==> inputs of 01-28 <==
Design axis_matmul2x2, start of the top module:
module axis_matmul2x2(
    input                       clk             ,
    input                       rst             ,
    input                       s_axis_tvalid   ,
    input     [31 : 0]          s_axis_tdata    ,
    input                       s_axis_tlast    ,
    output                      s_axis_tready   ,
    output                      m_axis_tvalid   ,
    output    [31 : 0]          m_axis_tdata    ,
    output                      m_axis_tlast    ,
    input                       m_axis_tready   
);
make LEC_CHECK=0 ABC_AREA=1 CAP_MARGIN=20 CORE_MARGIN=2 CORE_UTILIZATION=72 CTS_CLUSTER_SIZE=97 HOLD_SLACK_MARGIN=0.29 PLACE_DENSITY_LB_ADDON=0.1 SETUP_SLACK_MARGIN=1.22 SLEW_MARGIN=20 finish   # period 4.13 ns
run.sh (not shown) runs the stock make flow with config.mk's settings and CLKGATE_MAP_FILE=.
==> inputs of 12-25, as changes to 01-28 <==
--- a/flow/config.mk
+++ b/flow/config.mk
@@ -7,3 +7,2 @@
 export LEC_CHECK = 0
-export ABC_AREA = 1
 export CAP_MARGIN = 20
@@ -11,6 +10,4 @@
 export CORE_UTILIZATION = 72
-export CTS_CLUSTER_SIZE = 97
-export HOLD_SLACK_MARGIN = 0.29
-export PLACE_DENSITY_LB_ADDON = 0.1
-export SETUP_SLACK_MARGIN = 1.22
+export PLACE_DENSITY = 0.73
+export SETUP_SLACK_MARGIN = -0.33
 export SLEW_MARGIN = 20
==> flow/constraint.sdc (replaced) <==
create_clock -name core_clock -period 5.51 [get_ports {clk}]
set_input_delay 1.1020 -clock core_clock [delete_from_list [all_inputs] [get_ports {clk}]]
set_output_delay 1.1020 -clock core_clock [all_outputs]
set_load 0.01 [all_outputs]
==> inputs of 04-01, as changes to 01-28 <==
==> flow/config.mk (replaced) <==
export PLATFORM = sky130hd
export DESIGN_NAME = axis_matmul2x2
export DESIGN_NICKNAME = axis_matmul2x2
export VERILOG_FILES = /design/flow/design.v
export SDC_FILE = /design/flow/constraint.sdc
export NUM_CORES = 4
export LEC_CHECK = 0
export CAP_MARGIN = 20
export CORE_MARGIN = 2
export CORE_UTILIZATION = 10
export SLEW_MARGIN = 20
==> flow/constraint.sdc (replaced) <==
create_clock -name core_clock -period 9.59 [get_ports {clk}]
set_input_delay 1.9180 -clock core_clock [delete_from_list [all_inputs] [get_ports {clk}]]
set_output_delay 1.9180 -clock core_clock [all_outputs]
set_load 0.01 [all_outputs]
==> comparison <==
01-28 finished but fails on negative setup slack. 04-01 finished with timing, DRC and antenna clean. 12-25 reached the layout checks and failed them: negative setup slack.
Against 04-01, the final cell count of 01-28 is lower by 41%.
Of 12-25 and 04-01, 12-25 has the higher via count (gap 3.3%, measured against 04-01).
Clock power: 01-28 > 12-25 > 04-01.
The lowest first-iteration DRC count belongs to 04-01, the highest to 01-28.
Between 01-28 and 12-25, the lower non-clock buffer count is in 12-25 (gap 31).
The highest clock skew belongs to 04-01, the lowest to 12-25.
In sequential cell count, 12-25 and 01-28 do not differ.
==> figures <==
	04-01	12-25	01-28
Outcome	timing/DRC/antenna clean	complete, but fails checks	complete, but fails checks
Reasons for failing layout checks	-	negative setup slack	negative setup slack
Final core occ	12.8%	85.4%	87.0%
Met2 demand-to-capacity share in global routing	7.12%	48.9%	62.3%
Path length in cells of the critical path	21	20	20
Tally of filler cells in the layout	15,800	1,058	907
Nets@finish	1,640	1,647	1,886
Yosys aoi share	6.49%	6.49%	13.3%
Total setup buffers inserted after CTS	0	0	3
Total wire length	30,900 um	27,800 um	36,200 um
Wire length of the first global-routing pass	49,900 um	45,800 um	55,900 um
Power Internal	2380 uW	4180 uW	5190 uW
ClkCell Share	6.07%	6.43%	6.29%
Post-layout power	3340 uW	5870 uW	7300 uW
Later-pin clock latency in the skew report	590 ps	540 ps	560 ps
Total power divided by cell area	188 mW/mm2	364 mW/mm2	450 mW/mm2
Tap cells	1,876	260	234

========
==> run a <==
axis_matmul2x2 again, from the RTL that the note above started with.
clock: 4.77 ns
lec_check: 0
abc_area: 1
cap_margin: 20
core_margin: 2
core_utilization: 72
cts_cluster_diameter: 99
place_density: 0.37
setup_slack_margin: -0.34
slew_margin: 20
==> run b (differences from run a) <==
CTS_CLUSTER_DIAMETER = 209   (was 99)
SETUP_SLACK_MARGIN = 1.2   (was -0.34)
==> flow/constraint.sdc (replaced) <==
create_clock -name core_clock -period 4.59 [get_ports {clk}]
set_input_delay 0.9180 -clock core_clock [delete_from_list [all_inputs] [get_ports {clk}]]
set_output_delay 0.9180 -clock core_clock [all_outputs]
set_load 0.01 [all_outputs]
==> run c (differences from run a) <==
ABC_AREA = unset   (was 1)
CTS_CLUSTER_DIAMETER = unset   (was 99)
PLACE_DENSITY = unset   (was 0.37)
PLACE_DENSITY_LB_ADDON = 0.0   (was unset)
SETUP_SLACK_MARGIN = unset   (was -0.34)
==> flow/constraint.sdc (replaced) <==
create_clock -name core_clock -period 5.76 [get_ports {clk}]
set_input_delay 1.1520 -clock core_clock [delete_from_list [all_inputs] [get_ports {clk}]]
set_output_delay 1.1520 -clock core_clock [all_outputs]
set_load 0.01 [all_outputs]
==> comparison table <==
| item | run a | run c | run b |
|---|---|---|---|
| Final Cycle Share | 135% | 113% | 144% |
| Total detailed-routing wirelength | 29.0 mm | 27.6 mm | 31.3 mm |
| Average wire length per cell after detail routing | 14.8 um | 15.6 um | 15.9 um |
| Final Instance Area | 15800 um2 | 16100 um2 | 15900 um2 |
| Area of the multi-input gates | 6970 um2 | 7850 um2 | 7070 um2 |
| Status | failed layout checks | failed layout checks | failed layout checks |
| Reasons for failing layout checks | negative setup slack | negative setup slack | negative setup slack |
| Combinational group share of total power | 18.2% | 21.1% | 19.0% |
| Register-to-register setup slack | -1.69 ns | -0.72 ns | -2.00 ns |
| Power drawn by the sequential cells | 2.73 mW | 2.40 mW | 2.84 mW |
| Sum of met2 wire segment lengths after detailed routing | 14.2 mm | 14.1 mm | 15.3 mm |
| Multi-input combinational cell count | 1031 | 972 | 1031 |
| Drt initial violations | 637 | 426 | 687 |
| Die Y | 142 um | 143 um | 142 um |
| End of the worst hold path | u_top.outBuffer.data_queue_1.mem_0[6]$_SDFFE_PP0P_ | u_top.inBuffer_h.delay_count_1$_DFF_P_ | u_top.outBuffer.data_queue_0.mem_0[11]$_SDFFE_PP0P_ |
| GR Util All Layers | 29.3% | 27.5% | 30.2% |
| Clock Pin Slew Worst Setup and Hold Paths | 0.06 ns | 0.06 ns | 0.07 ns |
| Sequential cell area | 5780 um2 | 5780 um2 | 5780 um2 |

========
==> inputs of 07-11 <==
axis_matmul2x2 again, from the RTL that the note above started with.
Design axis_matmul2x2, start of the top module:
module axis_matmul2x2(
    input                       clk             ,
    input                       rst             ,
    input                       s_axis_tvalid   ,
    input     [31 : 0]          s_axis_tdata    ,
    input                       s_axis_tlast    ,
    output                      s_axis_tready   ,
    output                      m_axis_tvalid   ,
    output    [31 : 0]          m_axis_tdata    ,
    output                      m_axis_tlast    ,
    input                       m_axis_tready   
);
Settings: LEC_CHECK=0, ABC_AREA=1, CAP_MARGIN=20, CORE_ASPECT_RATIO=1.34, CORE_MARGIN=2, CORE_UTILIZATION=72, CTS_CLUSTER_DIAMETER=133, CTS_CLUSTER_SIZE=10, PLACE_DENSITY=0.45, SLEW_MARGIN=20, TNS_END_PERCENT=5; clock period 4.1 ns.
==> 09-22: changes against 07-11 <==
- ABC_AREA: 1 -> not set
- CORE_ASPECT_RATIO: 1.34 -> not set
- CORE_UTILIZATION: 72 -> 58
- CTS_CLUSTER_DIAMETER: 133 -> not set
- CTS_CLUSTER_SIZE: 10 -> not set
- PLACE_DENSITY: 0.45 -> not set
- TNS_END_PERCENT: 5 -> not set
==> flow/constraint.sdc (replaced) <==
create_clock -name core_clock -period 4.11 [get_ports {clk}]
set_input_delay 0.8220 -clock core_clock [delete_from_list [all_inputs] [get_ports {clk}]]
set_output_delay 0.8220 -clock core_clock [all_outputs]
set_load 0.01 [all_outputs]
==> results.sh <==
# implementation run metrics
export IMPL_status="complete, but fails checks"
export IMPL_violations="setup timing"
export IMPL_post_route_util=0.700
export IMPL_inv_count=122
export IMPL_drt_pass1_iter_count=5
export IMPL_fin_ws_ps=-2290
export IMPL_fp_util=0.593
export IMPL_gr_usage_met1=0.284
export IMPL_fin_cells=1861
export IMPL_met1_length_mm=12.7
export IMPL_setup_violations_final=30
export IMPL_whs_ps=462
export IMPL_track_usage=0.212
export IMPL_netlist_area_sq_mm=0.0140
export IMPL_grt_use_met2=0.367
export IMPL_top_cells_by_count="288 x dfxtp_1, 269 x nor2_1, 149 x mux2i_1, 120 x inv_1"
export IMPL_fill_cells=1862
export IMPL_cts_buffers=31
the above is filed under 09-22

==> results.sh <==
# implementation run metrics
export IMPL_status="complete, but fails checks"
export IMPL_violations="setup timing"
export IMPL_fp_util=0.731
export IMPL_post_route_util=0.846
export IMPL_fin_ws_ps=-2300
export IMPL_netlist_area_sq_mm=0.0136
export IMPL_setup_violations_final=30
export IMPL_fill_cells=1126
export IMPL_top_cells_by_count="288 x dfxtp_1, 254 x inv_1, 250 x nor2_1, 215 x nand2_1, 161 x a21oi_1"
the above is filed under 07-11


========
==> 06-07 <==
axis_matmul2x2 again, from the RTL that the note above started with.
==> flow/design.v (excerpt) <==
module axis_matmul2x2(
    input                       clk             ,
    input                       rst             ,
    input                       s_axis_tvalid   ,
    input     [31 : 0]          s_axis_tdata    ,
    input                       s_axis_tlast    ,
    output                      s_axis_tready   ,
    output                      m_axis_tvalid   ,
    output    [31 : 0]          m_axis_tdata    ,
    output                      m_axis_tlast    ,
    input                       m_axis_tready   
);
make LEC_CHECK=0 ABC_AREA=1 CAP_MARGIN=40 CORE_MARGIN=2 CORE_UTILIZATION=72 CTS_CLUSTER_DIAMETER=384 CTS_CLUSTER_SIZE=15 HOLD_SLACK_MARGIN=0.29 PLACE_DENSITY_LB_ADDON=0.14 SETUP_SLACK_MARGIN=-0.27 SLEW_MARGIN=20 finish   # period 5.95 ns
==> inputs of 01-17, as changes to 06-07 <==
CAP_MARGIN = 0   (was 40)
CTS_CLUSTER_DIAMETER = 28   (was 384)
CTS_CLUSTER_SIZE = 91   (was 15)
SETUP_SLACK_MARGIN = 0.81   (was -0.27)
==> flow/constraint.sdc (replaced) <==
create_clock -name core_clock -period 3.98 [get_ports {clk}]
set_input_delay 0.7960 -clock core_clock [delete_from_list [all_inputs] [get_ports {clk}]]
set_output_delay 0.7960 -clock core_clock [all_outputs]
set_load 0.01 [all_outputs]
==> qor summary <==
|  | 06-07 | 01-17 |
|---|---|---|
| Outcome | failed layout checks | failed layout checks |
| Violated checks | setup timing | setup timing |
| Combinational power | 0.000877 W | 0.00167 W |
| Int Pwr | 0.00314 W | 0.00692 W |
| Final number of setup-violating endpoints | 8 | 35 |
| Post-layout util | 83.0% | 92.1% |
| Startpoint of the worst hold path | u_top.outBuffer.data_queue_0.mem_0[8] | u_top.outBuffer.data_queue_0.mem_0[9] |
| Switching Share | 28.6% | 29.9% |
| DRT iter0 DRCs | 794 | 2445 |
| Hold Crit Endpoint | u_top.outBuffer.data_queue_0.mem_0[8] | u_top.outBuffer.data_queue_0.mem_0[9] |
| Clock H-tree levels | 1 | 2 |
| Endpoint of the worst setup timing path | u_top.sa.sa_1_0.c_reg[15] | u_top.sa.sa_0_1.c_reg[15] |
| Routability congestion estimate from global placement | 0.884 | 0.874 |
| Via count of the first global-routing pass | 10.3k | 13.0k |
| Worst flop-to-flop path startpoint | u_top.sa.sa_1_0.mac.mul.pp_generator.pp_0[2] | u_top.sa.sa_0_1.mac.mul.pp_generator.sign_com[2] |
| Routing usage on met3 | 3.75% | 14.5% |
| CP max stage delay | 460 ps | 540 ps |
| Power dissipated by switching net loads | 0.00126 W | 0.00295 W |
| GR Layer Usage met2 | 52.0% | 73.7% |

========
==> inputs of job 3018 <==
axis_matmul2x2 again, from the RTL that the note above started with.
Settings: LEC_CHECK=0, CAP_MARGIN=5, CELL_PAD_IN_SITES_DETAIL_PLACEMENT=2, CELL_PAD_IN_SITES_GLOBAL_PLACEMENT=1, CORE_MARGIN=9, CORE_UTILIZATION=27, CTS_CLUSTER_DIAMETER=307, GPL_ROUTABILITY_DRIVEN=0, MAX_ROUTING_LAYER=met5, MIN_ROUTING_LAYER=met1, PLACE_DENSITY_LB_ADDON=0.24, SETUP_SLACK_MARGIN=2.07, SLEW_MARGIN=0, TNS_END_PERCENT=95; clock period 10.7 ns.
==> inputs of job 2173, as changes to job 3018 <==
==> flow/config.mk (replaced) <==
export PLATFORM = sky130hd
export DESIGN_NAME = axis_matmul2x2
export DESIGN_NICKNAME = axis_matmul2x2
export VERILOG_FILES = /design/flow/design.v
export SDC_FILE = /design/flow/constraint.sdc
export NUM_CORES = 4
export LEC_CHECK = 0
export CAP_MARGIN = 20
export CELL_PAD_IN_SITES_GLOBAL_PLACEMENT = 1
export CORE_MARGIN = 2
export CORE_UTILIZATION = 47
export PLACE_DENSITY = 0.87
export SLEW_MARGIN = 20
export TNS_END_PERCENT = 85
==> flow/constraint.sdc (replaced) <==
create_clock -name core_clock -period 7.83 [get_ports {clk}]
set_input_delay 1.5660 -clock core_clock [delete_from_list [all_inputs] [get_ports {clk}]]
set_output_delay 1.5660 -clock core_clock [all_outputs]
set_load 0.01 [all_outputs]
==> inputs of job 444, as changes to job 3018 <==
==> flow/config.mk (replaced) <==
export PLATFORM = sky130hd
export DESIGN_NAME = axis_matmul2x2
export DESIGN_NICKNAME = axis_matmul2x2
export VERILOG_FILES = /design/flow/design.v
export SDC_FILE = /design/flow/constraint.sdc
export NUM_CORES = 4
export LEC_CHECK = 0
export CAP_MARGIN = 20
export CORE_MARGIN = 2
export CORE_UTILIZATION = 64
export SETUP_SLACK_MARGIN = 1.48
export SLEW_MARGIN = 20
==> flow/constraint.sdc (replaced) <==
create_clock -name core_clock -period 5.51 [get_ports {clk}]
set_input_delay 1.1020 -clock core_clock [delete_from_list [all_inputs] [get_ports {clk}]]
set_output_delay 1.1020 -clock core_clock [all_outputs]
set_load 0.01 [all_outputs]
==> notes <==
Job 3018 passed the timing, design-rule and antenna checks. Job 444 finished with negative setup slack left. Job 2173 produced a clean layout. Non-clock buffer count: job 3018 < job 2173 < job 444. Of job 3018 and job 2173, job 3018 has the higher worst hold slack (gap 7.2 ps). Clock power, lowest first: job 3018, job 2173, job 444. The lowest global-route usage belongs to job 3018, the highest to job 444.
==> figures <==
|  | job 3018 | job 2173 | job 444 |
|---|---|---|---|
| Outcome | finished clean | finished clean | finished with violations |
| Layout check failures | - | - | negative setup slack |
| Area Overhead vs Synth | 17.46% | 13.23% | 15.46% |
| Worst R2R End | u_top.sa.sa_0_0.c_reg[15]$_SDFF_PP0_ | u_top.sa.sa_1_0.c_reg[15]$_SDFF_PP0_ | u_top.sa.sa_1_1.c_reg[15]$_SDFF_PP0_ |
| Global-route wire length before repair | 57.28 mm | 43.68 mm | 42.52 mm |
| Die area | 60220 µm² | 31100 µm² | 23010 µm² |
| Comb/total area | 45.59% | 47.29% | 48.68% |
| Tmin final | 7218 ps | 7177 ps | 6392 ps |
| Share of final layout cell area taken by non-clock buffers | 3.883% | 4.076% | 4.385% |
| Die span in y | 245.4 µm | 176.4 µm | 151.7 µm |
| Maximum vdd drop | 0.08986 mV | 0.1741 mV | 0.3290 mV |

========
==> build 71 <==
Starting RTL as in the previous note.
make LEC_CHECK=0 ABC_AREA=1 CAP_MARGIN=20 CELL_PAD_IN_SITES_DETAIL_PLACEMENT=0 CELL_PAD_IN_SITES_GLOBAL_PLACEMENT=3 CORE_MARGIN=10 CORE_UTILIZATION=42 GPL_ROUTABILITY_DRIVEN=0 GPL_TIMING_DRIVEN=1 MIN_ROUTING_LAYER=met2 SLEW_MARGIN=40 TNS_END_PERCENT=85 finish   # period 6.81 ns
==> inputs of trial 12, as changes to build 71 <==
- ABC_AREA: 1 -> unset
- CELL_PAD_IN_SITES_DETAIL_PLACEMENT: 0 -> unset
- CELL_PAD_IN_SITES_GLOBAL_PLACEMENT: 3 -> unset
- CORE_MARGIN: 10 -> 2
- CORE_UTILIZATION: 42 -> 66
- CTS_CLUSTER_DIAMETER: unset -> 209
- GPL_ROUTABILITY_DRIVEN: 0 -> unset
- GPL_TIMING_DRIVEN: 1 -> unset
- MIN_ROUTING_LAYER: met2 -> unset
- SLEW_MARGIN: 40 -> 20
- TNS_END_PERCENT: 85 -> unset
==> flow/constraint.sdc (replaced) <==
create_clock -name core_clock -period 6.24 [get_ports {clk}]
set_input_delay 1.2480 -clock core_clock [delete_from_list [all_inputs] [get_ports {clk}]]
set_output_delay 1.2480 -clock core_clock [all_outputs]
set_load 0.01 [all_outputs]
==> inputs of trial 91, as changes to build 71 <==
- ABC_AREA: 1 -> unset
- CELL_PAD_IN_SITES_DETAIL_PLACEMENT: 0 -> unset
- CELL_PAD_IN_SITES_GLOBAL_PLACEMENT: 3 -> unset
- CORE_MARGIN: 10 -> 2
- CORE_UTILIZATION: 42 -> 68
- GPL_ROUTABILITY_DRIVEN: 0 -> unset
- GPL_TIMING_DRIVEN: 1 -> unset
- MIN_ROUTING_LAYER: met2 -> unset
- SLEW_MARGIN: 40 -> 20
- TNS_END_PERCENT: 85 -> unset
==> flow/constraint.sdc (replaced) <==
create_clock -name core_clock -period 5.81 [get_ports {clk}]
set_input_delay 1.1620 -clock core_clock [delete_from_list [all_inputs] [get_ports {clk}]]
set_output_delay 1.1620 -clock core_clock [all_outputs]
set_load 0.01 [all_outputs]
==> inputs of trial 75, as changes to build 71 <==
- ABC_AREA: 1 -> unset
- CELL_PAD_IN_SITES_DETAIL_PLACEMENT: 0 -> unset
- CELL_PAD_IN_SITES_GLOBAL_PLACEMENT: 3 -> unset
- CORE_MARGIN: 10 -> 2
- CORE_UTILIZATION: 42 -> 47
- GPL_ROUTABILITY_DRIVEN: 0 -> unset
- GPL_TIMING_DRIVEN: 1 -> unset
- MIN_ROUTING_LAYER: met2 -> unset
- SLEW_MARGIN: 40 -> 20
==> flow/constraint.sdc (replaced) <==
create_clock -name core_clock -period 7.5 [get_ports {clk}]
set_input_delay 1.5000 -clock core_clock [delete_from_list [all_inputs] [get_ports {clk}]]
set_output_delay 1.5000 -clock core_clock [all_outputs]
set_load 0.01 [all_outputs]
==> summary.txt <==
Implementation run completed; key figures follow.

Synth:
- In the synthesized netlist, the cells that appear most often are dfxtp_1 (288), nor2_1 (269), mux2i_1 (149).

Timing:
- The run gives the minimum setup slack in the final design as -0.632 ns.
- The run gives the number of setup violations in the final report as 11.

Run status:
- The violated checks flagged are negative setup slack.
- The flow ran to the end, but the layout failed its checks.

Global route:
- Global routing consumed, on the met1 layer, 31.6% of the routing resources.

Final layout:
- The fraction of cell area in sequential cells is reported as 36.0%.

Power:
- The run gives the sequential power as 2.37 mW.
- The run puts the power in combinational cells at 1.14 mW.
the above is filed under trial 91

==> summary.txt <==
Implementation run completed; key figures follow.

Timing:
- Setup slack closes at 0.176 ns.
- The run puts the final number of hold-violating endpoints at 0.
- The run gives the number of setup violations in the final report as 0.
- Setup total negative slack on the finished layout was measured at 0 ns.

Synth:
- The run gives the xor/xnor share of the synthesized area as 2.29%.
- Counting instances in the post-synthesis netlist gives the leading cell types as dfxtp_1 (288), inv_1 (254), nor2_1 (250).

Power:
- Summed over all sequential cells, the power is 1.90 mW.
- The run puts the power in combinational cells at 0.703 mW.

Flow run:
- OpenROAD emitted warnings numbering 51.

Global route:
- The run puts the fraction of met1 tracks used by global routing at 0%.

Run status:
- The run finished with no timing, DRC or antenna violations.

Final layout:
- The run puts the sequential fraction of total cell area at 36.1%.
the above is filed under build 71

==> summary.txt <==
Implementation run completed; key figures follow.

Synth:
- In the synthesized netlist, the cells that appear most often are dfxtp_1 (288), nor2_1 (269), mux2i_1 (149).
- The run puts the post-synth design cell area at 14000 um^2.
- The run gives the sequential-to-total area share from yosys stat as 41.3%.

Power:
- The run puts the logic gate share of total power at 19.7%.
- The run puts the overall power after layout at 4.23 mW.
- The run gives the sequential power as 1.84 mW.
- The run puts the power in combinational cells at 0.831 mW.

Timing:
- Setup slack closes at 0.428 ns.
- The run puts the number of setup violations in the final report at 0.

Global route:
- The run puts the fraction of met1 tracks used by global routing at 24.2%.

Final layout:
- Measured on the final layout, buffering overhead outside the clock network stands at 4.02%.

Clock network:
- The run gives the library cell used as clock root buffer as clkbuf_16.

Run status:
- The run finished with no timing, DRC or antenna violations.
the above is filed under trial 75

==> summary.txt <==
Implementation run completed; key figures follow.

Timing:
- The critical path in the final layout is reported with a setup slack of -0.236 ns.
- The run gives the number of setup violations in the final report as 6.

Final layout:
- The run gives the sequential fraction of total cell area as 36.1%.

Run status:
- Failing layout checks were recorded as negative setup slack.
- The flow ran to the end, but the layout failed its checks.

Critical path:
- The run puts the data required time at the worst endpoint at 6.64 ns.

Power:
- The run puts the sequential power at 2.20 mW.

Synth:
- In the synthesized netlist, the cells that appear most often are dfxtp_1 (288), nor2_1 (269), mux2i_1 (149).

Detailed routing:
- The run puts the met1 wire length at 12100 um.

Global route:
- met1 track demand over resource after global routing is 32.8%.
- On met2, the global router reports a usage of 40.9%.
the above is filed under trial 12

Power is estimated from default activity; no workload was simulated.
